## Full_DCT
module Full_DCT(input clk,wr_1,wr_2,reset,
           input [11:0]a0,a1,a2,a3,a4,a5,a6,a7,
           output signed[11:0]b0,b1,b2,b3,b4,b5,b6,b7);
For scale: roughly 15,000 cells after synthesis, about 1,100 flip-flops, about 200 I/O pins.
make LEC_CHECK=0 CAP_MARGIN=20 CORE_ASPECT_RATIO=0.53 CORE_MARGIN=2 CORE_UTILIZATION=70 CTS_CLUSTER_SIZE=37 PLACE_DENSITY_LB_ADDON=0.18 SETUP_SLACK_MARGIN=2.23 SLEW_MARGIN=20 finish   # period 12.3 ns
run.sh (not shown) runs the stock make flow with config.mk's settings and CLKGATE_MAP_FILE=.
The baseline reached the layout checks and failed them: setup timing.
Next try:
Settings changed: CORE_ASPECT_RATIO 0.53 to default, CORE_UTILIZATION 70 to 9, CTS_CLUSTER_SIZE 37 to default, PLACE_DENSITY_LB_ADDON 0.18 to default, SETUP_SLACK_MARGIN 2.23 to default.
Clock period 12.3 ns to 19.7 ns, I/O delays scaled along.
Now the flow finished clean. Non-clock buffer count drops by 1807. Area after synthesis stays the same. Final cell count increases by 91%. Register-to-register slack gains 5.5 ns. Wire length falls by 14%. Clock-buffer cell count rises by 34. Final area goes up by 2.8%. Sequential share of layout area drops by 0.43 points. Via count decreases by 15%. Synthesized cell count is unchanged.


The RTL this note starts from:
==> flow/design.v <==
module DCT(input clk,
           input signed[11:0]a0,a1,a2,a3,a4,a5,a6,a7,
           output reg signed[11:0]b0,b1,b2,b3,b4,b5,b6,b7);
  wire [11:0] c1 = 12'b011111011000;
  wire [11:0] c2 = 12'b011101100100;
  wire [11:0] c3 = 12'b011010100110;
  wire [11:0] c4 = 12'b010110101000;
  wire [11:0] c5 = 12'b010001110001;
  wire [11:0] c6 = 12'b001100001111;
  wire [11:0] c7 = 12'b000110001111;
  wire signed [11:0] f07,f0_7,f16,f1_6,f25,f2_5,f34,f3_4;
  wire signed [11:0] f0734,f07_34,f1625,f16_25;
  wire signed [11:0] sum,diff;
  wire signed [11:0] x0,x1,x2,x3,x4,x5,x6,x7;
  wire signed[23:0]m8,m9,m10,m11,m12,m13,m14,m15,m16,m17,m18,m19,m20,m21,m22,m23,m24,m25,m26,m27;
  wire signed [23:0] m0,m1,m2,m3,m4,m5,m6,m7;
  reg [11:0] r0[7:0],r1[7:0],r2[7:0],r3[7:0],r4[7:0],r5[7:0],r6[7:0],r7 [7:0];
  wire [2:0] count = 0;
  add_sub B1(f07,f0_7,a0,a7);
  add_sub B2(f16,f1_6,a1,a6);
  add_sub B3(f25,f2_5,a2,a5);
  add_sub B4(f34,f3_4,a3,a4);
  add_sub B5(f0734,f07_34,f07,f34);
  add_sub B6(f1625,f16_25,f16,f25);
  add_sub B7(sum,diff,f0734,f1625);
  multiplier M1(m0,sum,c4);
  multiplier M2(m4,diff,c4);
  multiplier M3(m8,f07_34,c2);
  multiplier M4(m9,f16_25,c6);
  assign m2 = m8+m9;
  multiplier M5(m10,f07_34,c6);
  multiplier M6(m11,f16_25,c2);
  assign m6 = m10-m11;
  multiplier M7(m12,f0_7,c1);
  multiplier M8(m13,f0_7,c3);
  multiplier M9(m14,f0_7,c5);
  multiplier M10(m15,f0_7,c7);
  multiplier M11(m16,f1_6,c1);
  multiplier M12(m17,f1_6,c3);
  multiplier M13(m18,f1_6,c5);
  multiplier M14(m19,f1_6,c7);
  multiplier M15(m20,f2_5,c1);
  multiplier M16(m21,f2_5,c3);
  multiplier M17(m22,f2_5,c5);
  multiplier M18(m23,f2_5,c7);
  multiplier M19(m24,f3_4,c1);
  multiplier M20(m25,f3_4,c3);
  multiplier M21(m26,f3_4,c5);
  multiplier M22(m27,f3_4,c7);
  assign m1 = m12+m17+m22+m27;
  assign m3 = m13-m19-m20-m26;
  assign m5 = m14-m16+m23+m25;
  assign m7 = m15-m18+m21-m24;
  assign x0 = m0>>12;
  assign x1 = m1>>12;
  assign x2 = m2>>12;
  assign x3 = m3>>12;  
  assign x4 = m4>>12;
  assign x5 = m5>>12;
  assign x6 = m6>>12;
  assign x7 = m7>>12;
  always @(posedge clk)begin
    {b0,b1,b2,b3,b4,b5,b6,b7} <= {x0,x1,x2,x3,x4,x5,x6,x7};
  end
endmodule
module add_sub(
  output reg [11:0] sum,diff,                                           
  input [11:0] x,y                                                      
    );
always @(x or y)
begin
  sum=x+y;
  diff=x-y;
end
endmodule
module multiplier(
  output reg [23:0]out,
  input signed[11:0] x,y
);
  always @(x,y)begin
    out = x*y;
  end
endmodule
module block_mem(input clk,reset,wr,
		 input [11:0] in1,in2,in3,in4,in5,in6,in7,in8,
                 output reg [11:0] out0,out1,out2,out3,out4,out5,out6,out7
		);
  reg [11:0] mem_block[63:0];
reg [2:0] x,y;
  always@(posedge clk)
begin
	if(reset)
	begin
		x=0;
		y=0;
	end
	else if(wr==1)
	begin
      mem_block[(x*8)+0]<= in1;
      mem_block[(x*8)+1]<= in2;
      mem_block[(x*8)+2]<= in3;
      mem_block[(x*8)+3]<= in4;
      mem_block[(x*8)+4]<= in5;
      mem_block[(x*8)+5]<= in6;
      mem_block[(x*8)+6]<= in7;
      mem_block[(x*8)+7]<= in8;
		x<=x+1;
	end
  else if(wr==1'b0)
	begin
		out0 <=mem_block[y];
      out1 <=mem_block[8+y];
      out2 <=mem_block[16+y];
      out3 <=mem_block[24+y];
      out4 <=mem_block[32+y];
      out5 <=mem_block[40+y];
      out6 <=mem_block[48+y];
      out7 <=mem_block[56+y];
		y<= y+1;
	end
end
endmodule
module Full_DCT(input clk,wr_1,wr_2,reset,
           input [11:0]a0,a1,a2,a3,a4,a5,a6,a7,
           output signed[11:0]b0,b1,b2,b3,b4,b5,b6,b7);
  wire [11:0] r0,r1,r2,r3,r4,r5,r6,r7;
  DCT uut(clk,a0,a1,a2,a3,a4,a5,a6,a7,r0,r1,r2,r3,r4,r5,r6,r7);
  reg [11:0] R0,R1,R2,R3,R4,R5,R6,R7;
  wire [11:0] m10,m11,m12,m13,m14,m15,m16,m17;
  wire [11:0] m20,m21,m22,m23,m24,m25,m26,m27;
  reg dwr_1,dwr_2;
  always @(posedge clk)begin
    dwr_1 <= wr_1;
  end
  block_mem M1(clk,reset,dwr_1,
               r0,r1,r2,r3,r4,r5,r6,r7,
		       m10,m11,m12,m13,m14,m15,m16,m17
		      );
  always @(*) begin
    case(dwr_1)
      1'b0 : begin
            R0 = m10;
            R1 = m11;
            R2 = m12;
            R3 = m13;
            R4 = m14;
            R5 = m15;
            R6 = m16;
            R7 = m17;
      end
      default :begin
            R0 = 0;
            R1 = 0;
            R2 = 0;
            R3 = 0;
            R4 = 0;
            R5 = 0;
            R6 = 0;
            R7 = 0;
      end
      endcase
  end
  DCT uut1(clk,R0,R1,R2,R3,R4,R5,R6,R7,b0,b1,b2,b3,b4,b5,b6,b7);
endmodule
export LEC_CHECK = 0
export CAP_MARGIN = 20
export CORE_MARGIN = 2
export CORE_UTILIZATION = 72
export CTS_CLUSTER_DIAMETER = 98
export SLEW_MARGIN = 20
create_clock -name core_clock -period 10.3 [get_ports {clk}]
The starting point failed in global routing.
==> next run, changes <==
--- a/flow/config.mk
+++ b/flow/config.mk
@@ -10,2 +10 @@
-export CORE_UTILIZATION = 72
-export CTS_CLUSTER_DIAMETER = 98
+export CORE_UTILIZATION = 23
==> flow/constraint.sdc (replaced) <==
create_clock -name core_clock -period 14.5 [get_ports {clk}]
set_input_delay 2.9000 -clock core_clock [delete_from_list [all_inputs] [get_ports {clk}]]
set_output_delay 2.9000 -clock core_clock [all_outputs]
set_load 0.01 [all_outputs]
The changed run finished with timing, DRC and antenna clean.
Die area grows to 3.1 times its value.
Area after synthesis does not change.
Synthesized cell count does not change.
==> next run, changes <==
--- a/flow/config.mk
+++ b/flow/config.mk
@@ -10 +10 @@
-export CORE_UTILIZATION = 23
+export CORE_UTILIZATION = 66
==> flow/constraint.sdc (replaced) <==
create_clock -name core_clock -period 12.1 [get_ports {clk}]
set_input_delay 2.4200 -clock core_clock [delete_from_list [all_inputs] [get_ports {clk}]]
set_output_delay 2.4200 -clock core_clock [all_outputs]
set_load 0.01 [all_outputs]
=>
- The changed run aborted during global routing
- die area falls by 65%
- synthesized cell count does not change
- synthesized area stays the same
==> next run, changes <==
--- a/flow/config.mk
+++ b/flow/config.mk
@@ -10 +10 @@
-export CORE_UTILIZATION = 66
+export CORE_UTILIZATION = 58
==> flow/constraint.sdc (replaced) <==
create_clock -name core_clock -period 13.9 [get_ports {clk}]
set_input_delay 2.7800 -clock core_clock [delete_from_list [all_inputs] [get_ports {clk}]]
set_output_delay 2.7800 -clock core_clock [all_outputs]
set_load 0.01 [all_outputs]
Outcome: This time the run ran to the end with no violations; die size increases by 14%; synthesized area stays the same; synthesized cell count does not change.
==> next run, changes <==
--- a/flow/config.mk
+++ b/flow/config.mk
@@ -10 +10,2 @@
-export CORE_UTILIZATION = 58
+export CORE_UTILIZATION = 65
+export SETUP_SLACK_MARGIN = -0.83
==> flow/constraint.sdc (replaced) <==
create_clock -name core_clock -period 10.4 [get_ports {clk}]
set_input_delay 2.0800 -clock core_clock [delete_from_list [all_inputs] [get_ports {clk}]]
set_output_delay 2.0800 -clock core_clock [all_outputs]
set_load 0.01 [all_outputs]
This time the run died in global routing on GRT-0116.
Area after synthesis stays the same.
Synthesized cell count is unchanged.
Die area is lower by about 11%.


v6:
RTL: the design.v shown in full above, as it stands there.
==> flow/config.mk <==
export PLATFORM = sky130hd
export DESIGN_NAME = Full_DCT
export DESIGN_NICKNAME = Full_DCT
export VERILOG_FILES = /design/flow/design.v
export SDC_FILE = /design/flow/constraint.sdc
export NUM_CORES = 4
export LEC_CHECK = 0
export ABC_AREA = 1
export CAP_MARGIN = 10
export CORE_ASPECT_RATIO = 1.3
export CORE_MARGIN = 5
export CORE_UTILIZATION = 69
export CTS_CLUSTER_DIAMETER = 330
export CTS_CLUSTER_SIZE = 11
export GPL_TIMING_DRIVEN = 0
export MAX_ROUTING_LAYER = met5
export MIN_ROUTING_LAYER = met2
export SLEW_MARGIN = 25
==> flow/constraint.sdc <==
create_clock -name core_clock -period 16.5 [get_ports {clk}]
set_input_delay 3.3000 -clock core_clock [delete_from_list [all_inputs] [get_ports {clk}]]
set_output_delay 3.3000 -clock core_clock [all_outputs]
set_load 0.01 [all_outputs]
Status(v6) = ERROR, stage = 5_1_grt
## Diff of input files: v7 against v6
Settings: CORE_MARGIN now 2, was 5; SLEW_MARGIN now 20, was 25; MAX_ROUTING_LAYER no longer set, was met5; CTS_CLUSTER_SIZE no longer set, was 11; CTS_CLUSTER_DIAMETER no longer set, was 330; CORE_ASPECT_RATIO no longer set, was 1.3; CORE_UTILIZATION now 44, was 69; MIN_ROUTING_LAYER no longer set, was met2; GPL_TIMING_DRIVEN no longer set, was 0; ABC_AREA no longer set, was 1; CAP_MARGIN now 20, was 10; the clock period (ns, I/O delays scaled along) now 7.56, was 16.5.
==> comparison <==
- v7 and v6: no clean run
- Run status, v6: aborted in 5_1_grt, error GRT-0116
- On compound-gate portion of the synthesized area, the lower figure sits with v7, not v6.
- NOTE synthesized chip area reported by yosys v6->v7 decreased by a few percent
- When v7 is measured against v6, its post-CTS repair timing setup buffer count turns out 117 higher.
- v6 -> v7: area enclosed by the die boundary increased by more than a quarter
- Synthesized cell count, v7 and v6: higher on v6
- Compared v6 against v7; H-tree depth within noise.
- v7 vs. v6: final weighted congestion in routability-driven placement now smaller; netlist area before placement now smaller.
- From v6 to v7 the numbers moved as follows: count of different cell masters after synthesis rose 23; count of placed standard cells including taps higher.


## run A
// Full_DCT: RTL as listed in full above, without the edits since
clock: 11.9 ns
lec_check: 0
cap_margin: 20
core_margin: 2
core_utilization: 57
setup_slack_margin: 2.23
slew_margin: 20
Although it ran to completion, run A produced a layout that fails the final checks because of negative setup slack.
Inputs modified between run A and run B:
- SETUP_SLACK_MARGIN removed (was 2.23)
- ABC_AREA newly set to 1
- CTS_CLUSTER_DIAMETER newly set to 210
- CORE_UTILIZATION changed from 57 to 72
- the clock period (ns, I/O delays scaled along) changed from 11.9 to 6.9
Notes after the runs:
Tool error GRT-0116 stopped run B during global routing; no final results.
Run B — area of the mapped netlist about 3.5% higher, run A as reference
Run A -> run B: die width decreased by a little under 10%
Run A has higher die span in y than run B.
Run A → run B: average footprint of a synthesized cell -13%, mux contribution to synthesized area lower.


## build 35
// Full_DCT: RTL as listed in full above, without the edits since
export LEC_CHECK = 0
export CAP_MARGIN = 15
export CORE_MARGIN = 2
export CORE_UTILIZATION = 72
export CTS_CLUSTER_DIAMETER = 98
export CTS_CLUSTER_SIZE = 37
export SLEW_MARGIN = 20
create_clock -name core_clock -period 10.3 [get_ports {clk}]
As the logs show, build 35 stopped at global routing after a tool error, so it never reached the end of the flow.
[inputs] build 49 vs build 35
Settings: swapping 72 for 40 in CORE_UTILIZATION; clearing CTS_CLUSTER_SIZE, which used to be 37; swapping 15 for 20 in CAP_MARGIN; clearing CTS_CLUSTER_DIAMETER, which used to be 98; swapping 10.3 for 15.0 in the clock period (ns, I/O delays scaled along).
- Summary of build 49 over build 35: worst setup slack before clock tree synthesis has increased; placer congestion estimate has decreased; cell count in the Yosys report has remained practically unchanged.
- No stage failed in build 49, and the final checks on the layout all came back clean.
- Looking at build 35 and build 49, the synthesized netlist net count is a wash.
- Taking build 35 as the reference point, the number of gates resized after cts of build 49 falls by 1011.
- In the reports for build 35 and build 49, the larger die area belongs to build 49.
#### Input delta (build 73 over build 49)
Settings: ABC_AREA: unset -> 1; MAX_ROUTING_LAYER: unset -> met4; CORE_UTILIZATION: 40 -> 68; CTS_CLUSTER_DIAMETER: unset -> 210; the clock period (ns, I/O delays scaled along): 15.0 -> 7.12.
Notes after the runs:
Status | build 49 and build 73 | clean except build 73
Build 73: aborted in global routing (tool error)
Build 73 ends up with lower xor/xnor share of the synthesized area than build 49 does.
The higher vertical extent of the die came out of build 49.
Clock buffer count from CTS (higher): build 73
Delta (build 73 minus build 49): multiplexer share of the synthesized area saw a decrease, synthesized cell count higher, total cell area reported by yosys after synthesis increased about 3.5%, number of instances in the placed design picked up an extra about 24%.
> inputs changed (build 73 -> build 54)
Settings: clearing MAX_ROUTING_LAYER, which used to be met4; clearing ABC_AREA, which used to be 1; swapping 68 for 40 in CORE_UTILIZATION; clearing CTS_CLUSTER_DIAMETER, which used to be 210; swapping 7.12 for 14.5 in the clock period (ns, I/O delays scaled along).
--- outcome ---
- Build 54 completed; timing, DRC and antenna clean
- Taking build 73 as 1.0, build 54 lands at 0.872 on synthesized netlist net count.
- Against build 73, final estimated routing congestion in global placement in build 54 fell by more than 10%.
- Build 54: synthesis area per yosys lower than build 73
- Taking build 73 as the reference point, the standard-cell row count of build 54 rises by 51.
- In the metrics for build 73 and build 54, the one carrying the lower total setup buffers inserted after CTS is build 54.
- Number of unique standard cell types used by synthesis went up by more than a quarter going from build 73 to build 54.
- Build 54 does worse than build 73 on total die size.
- [compare] base=build 73 new=build 54: cell area after synthesis went down, synthesized cell count went down.
What build 75 does differently from build 54 at the input level:
Settings: CORE_UTILIZATION changed from 40 to 70; MAX_ROUTING_LAYER newly set to met4; the clock period (ns, I/O delays scaled along) changed from 14.5 to 12.1.
### Flow results
Measured against build 54, the die height of build 75 comes out at 0.76 times the reference value.
Changes observed in build 75 relative to build 54: total number of placement rows went down, worst setup timing slack at the placement stage went down.
Diff build 54 -> build 75 | post-CTS setup repair buffer count | increase of 88
Delta (build 75 minus build 54): die outline area down 0.17 mm^2, horizontal die dimension decreased 150 um, post-place instance area climbed about 4%.
What build 54 reported for global placer's final weighted congestion has to be multiplied by 1.14 to get the figure for build 75.
Diff build 54..build 75 | summed standard-cell area reported by yosys | unchanged
Comparing build 75 and build 54, the higher area inside the core boundary is on build 54.
Build 75 did not make it past global routing, where a tool error ended it.
Row number of placed instances with taps included: build 75 lower / build 54 higher
[inputs] build 38 vs build 75
Settings: an added TNS_END_PERCENT of 5; a change of CORE_UTILIZATION from 70 to 65; an added SETUP_SLACK_MARGIN of 2.23; a change of the clock period (ns, I/O delays scaled along) from 12.1 to 11.9.
Notes after the runs:
- Build 38 got as far as global routing, where a tool error ended the run.
- When build 38 is set beside build 75, its die size turns out to be 7.6% larger.
- Taking build 75 as the reference point, the sum of net half-perimeters after detailed placement of build 38 rises by 19 mm.
- Min total placed cells including tap cells across build 38 and build 75: build 75
